==> branch sierra <==
// as2650
module as2650(
	input reset,
	output [12:0] adr,
	input [7:0] dbus_in,
	output [7:0] dbus_out,
	output oeb,
	output rw,
	output opreq,
	output wrp,
	output m_io,
	output d_c,
	input sense,
	output flag,
	input clk
);
clock: 5.57 ns
lec_check: 0
abc_area: 0
cap_margin: 15
core_margin: 2
core_utilization: 40
cts_cluster_diameter: 321
gpl_timing_driven: 1
hold_slack_margin: 0.19
max_routing_layer: met4
min_routing_layer: met2
place_density: 0.86
slew_margin: 30
tns_end_percent: 70
run.sh (not shown) runs the stock make flow with config.mk's settings and CLKGATE_MAP_FILE=.
==> inputs of branch raven, as changes to branch sierra <==
- ABC_AREA: 0 -> 1
- CELL_PAD_IN_SITES_DETAIL_PLACEMENT: unset -> 0
- CELL_PAD_IN_SITES_GLOBAL_PLACEMENT: unset -> 0
- CORE_ASPECT_RATIO: unset -> 1.93
- CORE_UTILIZATION: 40 -> 72
- CTS_CLUSTER_DIAMETER: 321 -> 240
- CTS_CLUSTER_SIZE: unset -> 14
- GPL_TIMING_DRIVEN: 1 -> unset
- HOLD_SLACK_MARGIN: 0.19 -> 0.17
- MAX_ROUTING_LAYER: met4 -> unset
- MIN_ROUTING_LAYER: met2 -> unset
- PLACE_DENSITY: 0.86 -> unset
- PLACE_DENSITY_LB_ADDON: unset -> 0.25
- SETUP_SLACK_MARGIN: unset -> -0.03
- SLEW_MARGIN: 30 -> 40
- TNS_END_PERCENT: 70 -> unset
==> flow/constraint.sdc (replaced) <==
create_clock -name core_clock -period 4.27 [get_ports {clk}]
set_input_delay 0.8540 -clock core_clock [delete_from_list [all_inputs] [get_ports {clk}]]
set_output_delay 0.8540 -clock core_clock [all_outputs]
set_load 0.01 [all_outputs]
==> inputs of branch zinc, as changes to branch sierra <==
- ABC_AREA: 0 -> 1
- CELL_PAD_IN_SITES_DETAIL_PLACEMENT: unset -> 0
- CELL_PAD_IN_SITES_GLOBAL_PLACEMENT: unset -> 1
- CORE_ASPECT_RATIO: unset -> 1.68
- CORE_UTILIZATION: 40 -> 55
- CTS_CLUSTER_DIAMETER: 321 -> 240
- GPL_TIMING_DRIVEN: 1 -> unset
- HOLD_SLACK_MARGIN: 0.19 -> 0.17
- MAX_ROUTING_LAYER: met4 -> unset
- MIN_ROUTING_LAYER: met2 -> unset
- PLACE_DENSITY: 0.86 -> unset
- PLACE_DENSITY_LB_ADDON: unset -> 0.15
- SETUP_SLACK_MARGIN: unset -> -0.03
- SLEW_MARGIN: 30 -> 20
- TNS_END_PERCENT: 70 -> 5
==> flow/constraint.sdc (replaced) <==
create_clock -name core_clock -period 4.95 [get_ports {clk}]
set_input_delay 0.9900 -clock core_clock [delete_from_list [all_inputs] [get_ports {clk}]]
set_output_delay 0.9900 -clock core_clock [all_outputs]
set_load 0.01 [all_outputs]
==> impl_metrics.csv <==
group,metric,value,unit
yosys,syn_area,0.0299,sq mm
yosys,synth.avg_cell_area,6.62,sq um
outcome,stop_error,"[ERROR GRT-0116] Global routing finished with congestion. Check the congestion regions in the DRC Viewer.",
yosys,adder_share,7.98,%
yosys,synthMuxAreaShare,0.101,%
clocking,cts_resized,37,
clocking,cts-htree-levels,1,
yosys,synthTopCellsByArea,"edfxtp_1, nand2_1, o21ai_0",
placement,placed_cells,5389,
yosys,top_cells_by_count,"nand2_1, inv_1, o21ai_0, nor2_1, a21oi_1",
floorplanning,die_w,184,um
yosys,yosys-stat-area,0.0299,sq mm
outcome,lastStage,"global routing (5_1_grt)",
global_route,grtUsageMet3,50.0,%
yosys,synth.cellmix.xorXnorShare,2.70,%
outcome,status,"did not finish",
yosys,synth_cells,4513,
yosys,top_area_share,20.9,%
yosys,simple_gate_area_share,27.4,%
The numbers above come from branch zinc.

==> impl_metrics.csv <==
group,metric,value,unit
yosys,yosys-stat-area,0.0290,sq mm
global_route,grtUsageMet3,98.6,%
yosys,synthMuxAreaShare,9.27,%
placement,place_congestion,1.22,
yosys,synth_cells,3609,
yosys,synth.cellmix.xorXnorShare,3.77,%
outcome,status,"did not finish",
outcome,stop_error,"[ERROR GRT-0116] Global routing finished with congestion. Check the congestion regions in the DRC Viewer.",
outcome,lastStage,"global routing (5_1_grt)",
clocking,cts_resized,4,
floorplanning,num_rows,98,
yosys,syn_area,0.0290,sq mm
yosys,ys_async_sr_fraction,0,%
yosys,synthTopCellsByArea,"edfxtp_1, dfxtp_1, ha_1",
placement,placed_cells,4782,
floorplanning,die_w,273,um
yosys,simple_gate_area_share,18.8,%
yosys,top_cells_by_count,"nand2_1, nor2_1, a21oi_1, clkbuf_1, o21ai_0",
The numbers above come from branch sierra.

==> impl_metrics.csv <==
group,metric,value,unit
yosys,synthMuxAreaShare,0.101,%
yosys,synth.cellmix.xorXnorShare,2.70,%
yosys,syn_area,0.0299,sq mm
yosys,simple_gate_area_share,27.4,%
outcome,status,"did not finish",
yosys,top_cells_by_count,"nand2_1, inv_1, o21ai_0, nor2_1, a21oi_1",
yosys,top_area_share,20.9,%
placement,placed_cells,5354,
yosys,yosys-stat-area,0.0299,sq mm
outcome,lastStage,"global routing (5_1_grt)",
yosys,synthTopCellsByArea,"edfxtp_1, nand2_1, o21ai_0",
yosys,synth_cells,4513,
global_route,grtUsageMet3,67.6,%
yosys,adder_share,7.98,%
floorplanning,die_w,151,um
outcome,stop_error,"[ERROR GRT-0116] Global routing finished with congestion. Check the congestion regions in the DRC Viewer.",
The numbers above come from branch raven.


========
==> inputs of run Y <==
Starting RTL as in the previous note.
clock: 8.0 ns
lec_check: 0
cap_margin: 20
cell_pad_in_sites_global_placement: 2
core_margin: 2
core_utilization: 50
min_routing_layer: met2
slew_margin: 20
==> run H: changes against run Y <==
- ABC_AREA: unset -> 0
- CAP_MARGIN: 20 -> 30
- CORE_MARGIN: 2 -> 9
- CTS_CLUSTER_DIAMETER: unset -> 63
- CTS_CLUSTER_SIZE: unset -> 24
- GPL_TIMING_DRIVEN: unset -> 1
- HOLD_SLACK_MARGIN: unset -> 0.24
- MIN_ROUTING_LAYER: met2 -> met1
- SLEW_MARGIN: 20 -> 30
==> run summary <==
fresh numbers from the pnr run: total grt overflow=0, outcome=complete, no violations, Placed Instance Area=30300 µm², Die Wd=259 µm
the above is filed under run H

==> run summary <==
run metrics: outcome=did not finish, Failed at=5_1_grt, First Err=[ERROR GRT-0116] Global routing finished with congestion. Check the congestion regions in the DRC Viewer., total grt overflow=597, Placed Instance Area=30300 µm²
the above is filed under run Y


========
==> v17 <==
as2650 again, from the RTL that the note above started with.
==> flow/design.v (excerpt) <==
module as2650(
	input reset,
	output [12:0] adr,
	input [7:0] dbus_in,
	output [7:0] dbus_out,
	output oeb,
	output rw,
	output opreq,
	output wrp,
	output m_io,
	output d_c,
	input sense,
	output flag,
	input clk
);
Settings: LEC_CHECK=0, ABC_AREA=1, CAP_MARGIN=20, CORE_MARGIN=2, CORE_UTILIZATION=70, CTS_CLUSTER_SIZE=31, PLACE_DENSITY_LB_ADDON=0.2, SETUP_SLACK_MARGIN=1.23, SLEW_MARGIN=20; clock period 4.48 ns.
==> inputs of v21, as changes to v17 <==
==> flow/config.mk (replaced) <==
export PLATFORM = sky130hd
export DESIGN_NAME = as2650
export DESIGN_NICKNAME = as2650
export VERILOG_FILES = /design/flow/design.v
export SDC_FILE = /design/flow/constraint.sdc
export NUM_CORES = 4
export LEC_CHECK = 0
export CAP_MARGIN = 20
export CORE_MARGIN = 2
export CORE_UTILIZATION = 40
export SLEW_MARGIN = 20
==> flow/constraint.sdc (replaced) <==
create_clock -name core_clock -period 8.0 [get_ports {clk}]
set_input_delay 1.6000 -clock core_clock [delete_from_list [all_inputs] [get_ports {clk}]]
set_output_delay 1.6000 -clock core_clock [all_outputs]
set_load 0.01 [all_outputs]
==> inputs of v14, as changes to v17 <==
==> flow/config.mk (replaced) <==
export PLATFORM = sky130hd
export DESIGN_NAME = as2650
export DESIGN_NICKNAME = as2650
export VERILOG_FILES = /design/flow/design.v
export SDC_FILE = /design/flow/constraint.sdc
export NUM_CORES = 4
export LEC_CHECK = 0
export CAP_MARGIN = 20
export CORE_MARGIN = 2
export CORE_UTILIZATION = 40
export SLEW_MARGIN = 20
==> flow/constraint.sdc (replaced) <==
create_clock -name core_clock -period 7.24 [get_ports {clk}]
set_input_delay 1.4480 -clock core_clock [delete_from_list [all_inputs] [get_ports {clk}]]
set_output_delay 1.4480 -clock core_clock [all_outputs]
set_load 0.01 [all_outputs]
==> inputs of v34, as changes to v17 <==
==> flow/config.mk (replaced) <==
export PLATFORM = sky130hd
export DESIGN_NAME = as2650
export DESIGN_NICKNAME = as2650
export VERILOG_FILES = /design/flow/design.v
export SDC_FILE = /design/flow/constraint.sdc
export NUM_CORES = 4
export LEC_CHECK = 0
export ABC_AREA = 1
export CAP_MARGIN = 15
export CELL_PAD_IN_SITES_DETAIL_PLACEMENT = 0
export CELL_PAD_IN_SITES_GLOBAL_PLACEMENT = 0
export CORE_ASPECT_RATIO = 0.89
export CORE_MARGIN = 2
export CORE_UTILIZATION = 72
export CTS_CLUSTER_DIAMETER = 28
export CTS_CLUSTER_SIZE = 14
export HOLD_SLACK_MARGIN = 0.17
export PLACE_DENSITY_LB_ADDON = 0.2
export SETUP_SLACK_MARGIN = 0.98
export SLEW_MARGIN = 0
==> flow/constraint.sdc (replaced) <==
create_clock -name core_clock -period 4.06 [get_ports {clk}]
set_input_delay 0.8120 -clock core_clock [delete_from_list [all_inputs] [get_ports {clk}]]
set_output_delay 0.8120 -clock core_clock [all_outputs]
set_load 0.01 [all_outputs]
==> results.py <==
# Metrics from the implementation run
metrics = {
    "outcome": {
        "status": "stopped before the end",
        "outcome.stop_stage": "global routing",
        "firstError": "[ERROR GRT-0116] Global routing finished with congestion. Check the congestion regions in the DRC Viewer.",
    },
    "clock_network": {
        "clock_path_buffers": 3,
        "htree_num_levels": 1,
        "root_buffer": "clkbuf_16",
        "cts_resized": 405,
    },
    "yosys": {
        "muxShareOfSynthArea_pct": 0.101,
    },
}
the above is filed under v17

==> results.py <==
# Metrics from the implementation run
metrics = {
    "outcome": {
        "firstError": "[ERROR DPL-0033] detailed placement checks failed during check placement.",
        "status": "stopped before the end",
        "outcome.stop_stage": "clock tree synthesis",
    },
    "yosys": {
        "top_cells_by_count": "1026 x nand2_1, 511 x inv_1, 495 x o21ai_0, 422 x nor2_1, 361 x a21oi_1",
        "ys.flops": 284,
        "muxShareOfSynthArea_pct": 0.101,
        "flop_cell": "edfxtp_1",
        "synth_stat.cells": 4513,
        "fp_nets": 4688,
    },
    "placed_design": {
        "gp_congestion": 1.33,
        "dpl_cell_area_um2": 34500,
        "place_ws_ns": -1.11,
    },
}
the above is filed under v34

==> results.py <==
# Auto-generated metrics
metrics = {
    "outcome": {
        "status": "no timing/DRC/antenna violations",
    },
    "clock_network": {
        "htree_num_levels": 2,
        "clock_path_buffers": 3,
        "root_buffer": "clkbuf_16",
        "cts_resized": 0,
    },
    "layout": {
        "multi_input_comb_cells": 2835,
        "clkCellAreaFrac_pct": 4.09,
    },
    "worst_setup_path": {
        "worstSetupPathType": "flip-flop to flip-flop",
        "crit_fanout": 19,
    },
    "drt": {
        "wl_met1_mm": 55.3,
        "num_vias": 31700,
    },
    "yosys": {
        "muxShareOfSynthArea_pct": 9.27,
        "edf_count": 208,
        "ys.flops": 284,
    },
}
the above is filed under v21

==> results.py <==
# Auto-generated metrics
metrics = {
    "yosys": {
        "netlist_area_um2": 29000,
        "edf_count": 208,
        "muxShareOfSynthArea_pct": 9.27,
    },
    "worst_setup_path": {
        "reg2reg_slack_ns": 0.60,
    },
    "clock_network": {
        "htree_num_levels": 2,
        "cts_setup_buffers": 0,
        "clock_path_buffers": 3,
    },
    "sta": {
        "setup_viol_count_final": 0,
    },
    "outcome": {
        "status": "no timing/DRC/antenna violations",
    },
    "drt": {
        "drt-pass1-iter-count": 8,
    },
    "placed_design": {
        "place_inst": 4456,
    },
    "floorplan": {
        "die_x_um": 273,
    },
}
the above is filed under v14

